Setup of P:
## top
module top(input logic [15:0]  data_i,
           input logic         valid_i,
           input logic         clk,
           input logic         rst_n,
           output logic        ready_o,
           output logic valid_o,
           output logic [31:0] password_o);
    logic [15:0] dividend;
    logic [15:0] quotient;
    logic [15:0] remainder;
    logic        init;
    logic        stop;
    logic [31:0] turns;
    logic        ready1;
    logic        valid2, ready2;
    logic        valid3;
    logic [15:0] cnt;
    logic [15:0] total_num_turns;
    typedef enum logic[2:0] {
        IDLE,
        CHECK_TOTAL_CNT,
        ACTIVE,
        WAIT1,
        WAIT2,
        DONE
    }state_t;
    state_t state;
    always_ff @(posedge clk) begin
        if(!rst_n) begin
            state <= IDLE;
            valid_o <= 0;
            init <= 1;
            stop <= 1;
            cnt <= 0;
        end
        else begin
            unique case(state)
                IDLE: begin
                    if(valid_i && ready_o) begin
                        init <= 0;
                        state <= CHECK_TOTAL_CNT;
                    end
                end
                CHECK_TOTAL_CNT: begin
                    if(cnt == total_num_turns) begin
                        state <= DONE;
                    end
                    else begin
                        state <= ACTIVE;
                        stop <= 0;
                        init <= 0;
                    end
                end
                ACTIVE:begin
                    if(ready_o && valid_i) begin
                        cnt <= cnt + 1;
  ...
Size in the first run: about 2,000 cells after synthesis, about 200 flip-flops, ~53 I/O pins.
Settings: LEC_CHECK=0, CAP_MARGIN=20, CORE_MARGIN=2, CORE_UTILIZATION=70, CTS_CLUSTER_DIAMETER=278, CTS_CLUSTER_SIZE=39, HOLD_SLACK_MARGIN=-0.1, MAX_ROUTING_LAYER=met5, PLACE_DENSITY=0.65, SETUP_SLACK_MARGIN=2.17, SLEW_MARGIN=40, TNS_END_PERCENT=75; clock period 8.75 ns.
run.sh (not shown) runs the stock make flow with config.mk's settings and CLKGATE_MAP_FILE=.
To summarise P: no stage aborted, but the layout did not pass its checks, failing on setup timing.
Edits applied to the flow inputs when going from P to Q:
- ABC_AREA: unset -> 1
- MAX_ROUTING_LAYER: met5 -> unset
- CORE_UTILIZATION: 70 -> 72
- SETUP_SLACK_MARGIN: 2.17 -> unset
- SLEW_MARGIN: 40 -> 20
- PLACE_DENSITY: 0.65 -> unset
- CTS_CLUSTER_SIZE: 39 -> unset
- CTS_CLUSTER_DIAMETER: 278 -> unset
- TNS_END_PERCENT: 75 -> unset
- HOLD_SLACK_MARGIN: -0.1 -> unset
- the clock period (ns, I/O delays scaled along): 8.75 -> 11.4
- Of P and Q, just one finished clean: Q.
- Nothing crashed in P and all stages finished; the problem is that the final layout failed, the offending checks being setup timing.
- Core util | Q vs P | Q lower
- After detailed routing, P needs more wire than Q.
- Q vs. P: met3 global-route usage went down by 2.0 points.
For R, these inputs were changed with respect to Q:
- changing CORE_UTILIZATION from 72 to 40
- setting PLACE_DENSITY to 0.6 for the first time
- removing ABC_AREA (formerly 1)
- changing the clock period (ns, I/O delays scaled along) from 11.4 to 12.6
Findings:
Changes observed in R relative to Q: clock buffer instance count of the final layout now sits lower; compound-cell area share of the yosys netlist went up by 4.3 points; highest fanout seen on the critical path lower.
The inputs of S differ from those of R as listed below.
- CORE_UTILIZATION now 72, was 40
- PLACE_DENSITY now 0.68, was 0.6
- the clock period (ns, I/O delays scaled along) now 10.4, was 12.6
==> comparison <==
Layout checks on S: not met. Flow itself completed; violations: setup timing. The area of the die in S is 0.56 times that in R. S vs R on arrival time at the worst endpoint: S is the higher one. R tops out at a higher clock frequency than S. Diff R..S | worst-case clock buffer depth | unchanged. [compare] base=R new=S: violation tally from detailed-route iteration zero picked up an extra 310%; average wire per standard cell increased 71%; met3 usage in global routing now larger; hold slack increased by 0.015 ns relative to the old numbers; wire length shows an increase of 30,000 microns.
The inputs of T differ from those of S as listed below.
- putting ABC_AREA at 1 where nothing was set
- clearing PLACE_DENSITY, which used to be 0.68
- swapping 10.4 for 11.3 in the clock period (ns, I/O delays scaled along)
Results
T: full flow OK, the timing, DRC and antenna checks passed. Xor/xnor cell area share of the yosys netlist ended up 4.4 points lower on T than on S. Going from S to T, global routing usage summed across all routing layers shrinks by 8.0 points. From S to T the numbers moved as follows: arrival time at the worst endpoint lower, die size higher, post-detailed-route via-to-cell ratio lower, area fraction in mux cells lower. From S to T the numbers moved as follows: synthesized cell count shows an increase of 24%.


Setup of alpha:
Starting RTL as in the previous note.
Design top, start of the top module:
module top(input logic [15:0]  data_i,
           input logic         valid_i,
           input logic         clk,
           input logic         rst_n,
           output logic        ready_o,
           output logic valid_o,
           output logic [31:0] password_o);
make LEC_CHECK=0 CAP_MARGIN=20 CORE_MARGIN=2 CORE_UTILIZATION=62 CTS_CLUSTER_DIAMETER=278 CTS_CLUSTER_SIZE=92 MAX_ROUTING_LAYER=met5 PLACE_DENSITY_LB_ADDON=0.05 SLEW_MARGIN=40 TNS_END_PERCENT=5 finish   # period 8.22 ns
Although it ran to completion, alpha produced a layout that fails the final checks because of setup timing.
The inputs of beta differ from those of alpha as listed below.
==> flow/config.mk <==
export PLATFORM = sky130hd
export DESIGN_NAME = top
export DESIGN_NICKNAME = top
export VERILOG_FILES = /design/flow/design.v
export SDC_FILE = /design/flow/constraint.sdc
export NUM_CORES = 4
export LEC_CHECK = 0
export CAP_MARGIN = 20
export CORE_MARGIN = 2
export CORE_UTILIZATION = 40
export PLACE_DENSITY = 0.6
export SLEW_MARGIN = 20
==> flow/constraint.sdc <==
create_clock -name core_clock -period 13.0 [get_ports {clk}]
set_input_delay 2.6000 -clock core_clock [delete_from_list [all_inputs] [get_ports {clk}]]
set_output_delay 2.6000 -clock core_clock [all_outputs]
set_load 0.01 [all_outputs]
[summary]
Looking at the reports, beta completed the entire flow and the layout it produced met the timing, DRC and antenna checks. Cmp alpha and beta / total track usage / higher: alpha. Taking alpha as the reference point, the worst slew margin relative to its limit of beta falls by 19 points. Via count (higher): alpha.
The following lists how gamma was set up differently from beta:
diff --git a/flow/config.mk b/flow/config.mk
--- a/flow/config.mk
+++ b/flow/config.mk
@@ -8,4 +8,11 @@
-export CAP_MARGIN = 20
-export CORE_MARGIN = 2
-export CORE_UTILIZATION = 40
-export PLACE_DENSITY = 0.6
+export CAP_MARGIN = 15
+export CELL_PAD_IN_SITES_GLOBAL_PLACEMENT = 3
+export CORE_ASPECT_RATIO = 0.93
+export CORE_MARGIN = 4
+export CORE_UTILIZATION = 46
+export CTS_CLUSTER_DIAMETER = 279
+export CTS_CLUSTER_SIZE = 99
+export GPL_ROUTABILITY_DRIVEN = 1
+export GPL_TIMING_DRIVEN = 0
+export MAX_ROUTING_LAYER = met4
+export MIN_ROUTING_LAYER = met1
Notes after the runs:
Re count of input and output buffers: no difference whatsoever between gamma and beta.
In gamma relative to beta, placement-stage cell area had gone down slightly.
The fmax of gamma and that of beta are within noise of each other.
Changes observed in gamma relative to beta: area used by multi-input combinational logic increased 0.74%, placed wire-length estimate after detailed placement increased about 12%.
Global-route wire length before repair, gamma and beta, higher one = gamma.
Met2 layer wire length in the routed design, gamma and beta: smaller value in beta
Inputs modified between gamma and delta:
==> flow/config.mk <==
export PLATFORM = sky130hd
export DESIGN_NAME = top
export DESIGN_NICKNAME = top
export VERILOG_FILES = /design/flow/design.v
export SDC_FILE = /design/flow/constraint.sdc
export NUM_CORES = 4
export LEC_CHECK = 0
export CAP_MARGIN = 20
export CORE_MARGIN = 2
export CORE_UTILIZATION = 40
export CTS_CLUSTER_DIAMETER = 390
export CTS_CLUSTER_SIZE = 94
export HOLD_SLACK_MARGIN = -0.06
export PLACE_DENSITY = 0.38
export SLEW_MARGIN = 20
export TNS_END_PERCENT = 25
### Flow results
Looking at setup slack after placement, delta sits 1.51 ns higher than gamma does.
NOTE: register-to-register slack in delta exceeds that of gamma
Re area growth from synthesis to layout: gamma and delta aren't equal, and the lower value belongs to delta.
Compared with gamma, delta shows a lower area occupied by multi-input gates.
Summary of delta over gamma: hold slack up 0.0080 ns, number of tap cells added at floorplan grew by 103.
Design area: gamma and delta compared, lower one is delta
Setup slack of the critical path after layout up 0.095 ns in delta wrt gamma
delta vs gamma — die area climbed by more than 10%


== run A ==
The RTL this note starts from:
==> flow/design.v <==
module divider(
    input logic [15:0]  dividend,
    output logic [15:0] quotient,
    output logic [15:0] remainder
);
    localparam logic[15:0] MAGIC = 16'h000047AF;
    logic [31:0]           temp;
    logic [31:0]           q;
    logic [15:0]           diff, t;
    assign temp = MAGIC * dividend[14:0];
    assign q = temp[31:16];
    assign diff = (dividend[14:0] - q) >> 1;
    assign t = diff + q;
    assign quotient = t >> 6;
    assign remainder[14:0] = dividend[14:0] - ((quotient << 6) + (quotient << 5) + (quotient << 2));
    assign remainder[15] = dividend[15];
endmodule
module input_circuit(
    input logic clk,
    input logic rst_n,
    input logic init_i,
    input logic stop_i,
    input logic [15:0] data_i,
    input logic valid_1,
    output logic ready_1,
    output logic [15:0] data_o,
    output logic valid_2,
    input  logic ready_2,
    output logic[15:0] total_num_turns_o
);
    logic[15:0] skid_buffer;
    logic       skid_buffer_empty;
    logic       r_init;
    logic       t1_done, t2_done;
    assign t1_done = ready_1 && valid_1;
    assign t2_done = ready_2 && valid_2;
    always_ff @(posedge clk) begin
        if(!rst_n) begin
            ready_1 <= 0;
        end
        else begin
            if(r_init)
              ready_1 <= !t1_done;
            else begin
                if(!stop_i) begin
                    if(skid_buffer_empty) begin
                        if((!valid_2) || t2_done)
                          ready_1 <= 1;
                        else ready_1 <= 0;
                    end else ready_1 <= 0;
                end
                else
                    ready_1 <= 0;
            end
        end
    end
    always_ff @(posedge clk) begin
        if(!rst_n) begin
            valid_2 <= 0;
        end
        else begin
            if(r_init)
              valid_2 <= 0;
            else begin
                if(t2_done) begin
                    if(skid_buffer_empty) begin
                        if(t1_done) begin
                            data_o <= data_i;
                            valid_2 <= 1;
                        end
                        else begin
                            valid_2 <= 0;
                        end
                    end
                    else begin
                        data_o <= skid_buffer;
                        valid_2 <= 1;
                    end
                end
                else if(!valid_2) begin
                    if(t1_done) begin
                        data_o <= data_i;
                        valid_2 <= 1;
                    end
                end
            end
        end
    end
    always_ff @(posedge clk) begin
        if(!rst_n) begin
            r_init <= 0;
            skid_buffer_empty <= 1;
        end
        else begin
            if(r_init) begin
                if(t1_done) begin
                    r_init <= 0;
                    total_num_turns_o <= data_i;
                end
            end
            else begin
                if(init_i)
                    r_init <= 1;
                if(t1_done && valid_2 && !t2_done) begin
                    skid_buffer <= data_i;
                    skid_buffer_empty <= 0;
                end
                else if(!t1_done && t2_done && !skid_buffer_empty) begin
                    skid_buffer_empty <= 1;
                end
            end
        end
    end
endmodule
module dial_solver(
        input logic [15:0] val,
        input logic        valid_i,
        input logic        clk,
        input logic        rst_n,
        input logic [15:0] full_turns,
        output logic       ready,
        output logic       valid,
        output logic [31:0] password
);
    logic signed[31:0] dial;
    logic signed[31:0] old_dial;
    logic [15:0] rval;
    typedef enum logic {
        LEFT = 0,
        RIGHT = 1
    } turn_t;
    typedef enum logic[2:0]{
        IDLE,
        READY,
        CHECK_TURN,
        R_END,
        L_END
    }state_t;
    logic turn;
    state_t state;
    assign turn = rval[15];
    always_ff @(posedge clk) begin
        if(!rst_n) begin
            ready <= 0;
            password <= 0;
            dial <= 50;
            state <= IDLE;
        end
        else begin
            unique case(state)
                IDLE: begin
                    ready <= 1;
                    state <= READY;
                end
                READY: begin
                    if(valid_i) begin
                      old_dial <= dial;
                      password <= password + full_turns;
                      rval <= val;
                      state <= CHECK_TURN;
                      ready <= 0;
                    end
                end
                CHECK_TURN: begin
                    if(turn == RIGHT) begin
                      dial <= dial + rval[14:0];
                      state <= R_END;
                    end
                    else begin
                      dial <= dial - rval[14:0];
                      state <= L_END;
                    end
                end
                R_END: begin
                    if(dial > 99) begin
                        dial <= dial - 100;
                        password <= password + 1;
                    end
                    state <= READY;
                    ready <= 1;
                end
                L_END: begin
                    if(dial < 0) begin
                      dial <= dial + 100;
                    end
                    if((dial < 0 || dial == 0) && old_dial != 0)
                        password <= password + 1;
                    state <= READY;
                    ready <= 1;
                end
            endcase
        end
    end
endmodule
module top(input logic [15:0]  data_i,
           input logic         valid_i,
           input logic         clk,
           input logic         rst_n,
           output logic        ready_o,
           output logic valid_o,
           output logic [31:0] password_o);
    logic [15:0] dividend;
    logic [15:0] quotient;
    logic [15:0] remainder;
    logic        init;
    logic        stop;
    logic [31:0] turns;
    logic        ready1;
    logic        valid2, ready2;
    logic        valid3;
    logic [15:0] cnt;
    logic [15:0] total_num_turns;
    typedef enum logic[2:0] {
        IDLE,
        CHECK_TOTAL_CNT,
        ACTIVE,
        WAIT1,
        WAIT2,
        DONE
    }state_t;
    state_t state;
    always_ff @(posedge clk) begin
        if(!rst_n) begin
            state <= IDLE;
            valid_o <= 0;
            init <= 1;
            stop <= 1;
            cnt <= 0;
        end
        else begin
            unique case(state)
                IDLE: begin
                    if(valid_i && ready_o) begin
                        init <= 0;
                        state <= CHECK_TOTAL_CNT;
                    end
                end
                CHECK_TOTAL_CNT: begin
                    if(cnt == total_num_turns) begin
                        state <= DONE;
                    end
                    else begin
                        state <= ACTIVE;
                        stop <= 0;
                        init <= 0;
                    end
                end
                ACTIVE:begin
                    if(ready_o && valid_i) begin
                        cnt <= cnt + 1;
                        if(cnt + 1 == total_num_turns) begin
                            state <= WAIT1;
                            stop <= 1;
                        end
                    end
                end
                WAIT1: begin
                    state <= WAIT2;
                end
                WAIT2: begin
                    if(ready2 && !valid2) begin
                        valid_o <= 1;
                        state <= DONE;
                    end
                end
                DONE:begin
                    valid_o <= 0;
                    stop <= 1;
                    init <= 1;
                    state <= IDLE;
                end
            endcase
        end
    end
    input_circuit ic (
        .clk (clk),
        .rst_n (rst_n),
        .data_i (data_i),
        .valid_1 (valid_i),
        .ready_1 (ready_o),
        .data_o (dividend),
        .valid_2 (valid2),
        .ready_2 (ready2),
        .total_num_turns_o (total_num_turns),
        .init_i (init),
        .stop_i (stop));
    divider d(.dividend (dividend),
              .quotient (quotient),
              .remainder (remainder));
    dial_solver ds(.val (remainder),
                  .valid_i (valid2),
                  .clk (clk),
                  .rst_n (rst_n),
                  .ready (ready2),
                  .valid (valid_3),
                  .password (password_o),
                  .full_turns (quotient));
endmodule
==> flow/config.mk <==
export PLATFORM = sky130hd
export DESIGN_NAME = top
export DESIGN_NICKNAME = top
export VERILOG_FILES = /design/flow/design.v
export SDC_FILE = /design/flow/constraint.sdc
export NUM_CORES = 4
export LEC_CHECK = 0
export CAP_MARGIN = 5
export CORE_MARGIN = 9
export CORE_UTILIZATION = 46
export CTS_CLUSTER_DIAMETER = 278
export CTS_CLUSTER_SIZE = 77
export MAX_ROUTING_LAYER = met4
export PLACE_DENSITY_LB_ADDON = 0.15
export SLEW_MARGIN = 40
export TNS_END_PERCENT = 25
==> flow/constraint.sdc <==
create_clock -name core_clock -period 16.1 [get_ports {clk}]
set_input_delay 3.2200 -clock core_clock [delete_from_list [all_inputs] [get_ports {clk}]]
set_output_delay 3.2200 -clock core_clock [all_outputs]
set_load 0.01 [all_outputs]
Run A completed every stage of the flow, and the final layout passed the timing, DRC and antenna checks.
Input-level comparison between run B and run A:
- a deleted CTS_CLUSTER_DIAMETER that had been 278
- a deleted MAX_ROUTING_LAYER that had been met4
- a deleted TNS_END_PERCENT that had been 25
- a change of PLACE_DENSITY_LB_ADDON from 0.15 to 0.28
- a change of CORE_MARGIN from 9 to 2
- a change of CORE_UTILIZATION from 46 to 72
- a deleted CTS_CLUSTER_SIZE that had been 77
- an added ABC_AREA of 1
- a change of CAP_MARGIN from 5 to 20
- a change of the clock period (ns, I/O delays scaled along) from 16.1 to 9.25
Results
- Cmp run B and run A / die outline area / higher: run A
- FAIL run B @ global routing: tool exited with error
- The higher post-synthesis instance area of run B and run A is in run B.
- On run B: synthesized-area fraction occupied by and/or/nand/nor cells is 7.6 points higher than what run A gave.
- | placer congestion estimate | run B vs run A | 6.7% higher |
- Looking at post-synthesis sequential area ratio, run B sits 1.1 points below run A.
- Compared with run A, in run B worst setup slack after placement shows a reduction of 3.58 ns, post-synthesis share of cell area spent on full adders, half adders and majority gates lost 1.4 points.
Input-level comparison between run C and run B:
- ABC_AREA no longer set, was 1
- SLEW_MARGIN now 20, was 40
- PLACE_DENSITY now 0.4, previously not set
- CTS_CLUSTER_DIAMETER now 142, previously not set
- PLACE_DENSITY_LB_ADDON no longer set, was 0.28
- SETUP_SLACK_MARGIN now 2.96, previously not set
- the clock period (ns, I/O delays scaled along) now 10.4, was 9.25
Results
- Run C -> stages 100% | layout checks FAIL | negative setup slack
- Going from run B to run C, worst setup slack before clock tree synthesis went down; total cell area reported by yosys after synthesis went down.
- Diff run B -> run C: post-CTS setup buffer count fell 60%, area of the mapped netlist moved down.
- Cell count in the Yosys report for run C: about 20% down relative to run B
- Against run B as the reference, run C delivers a lower standard-cell row count.
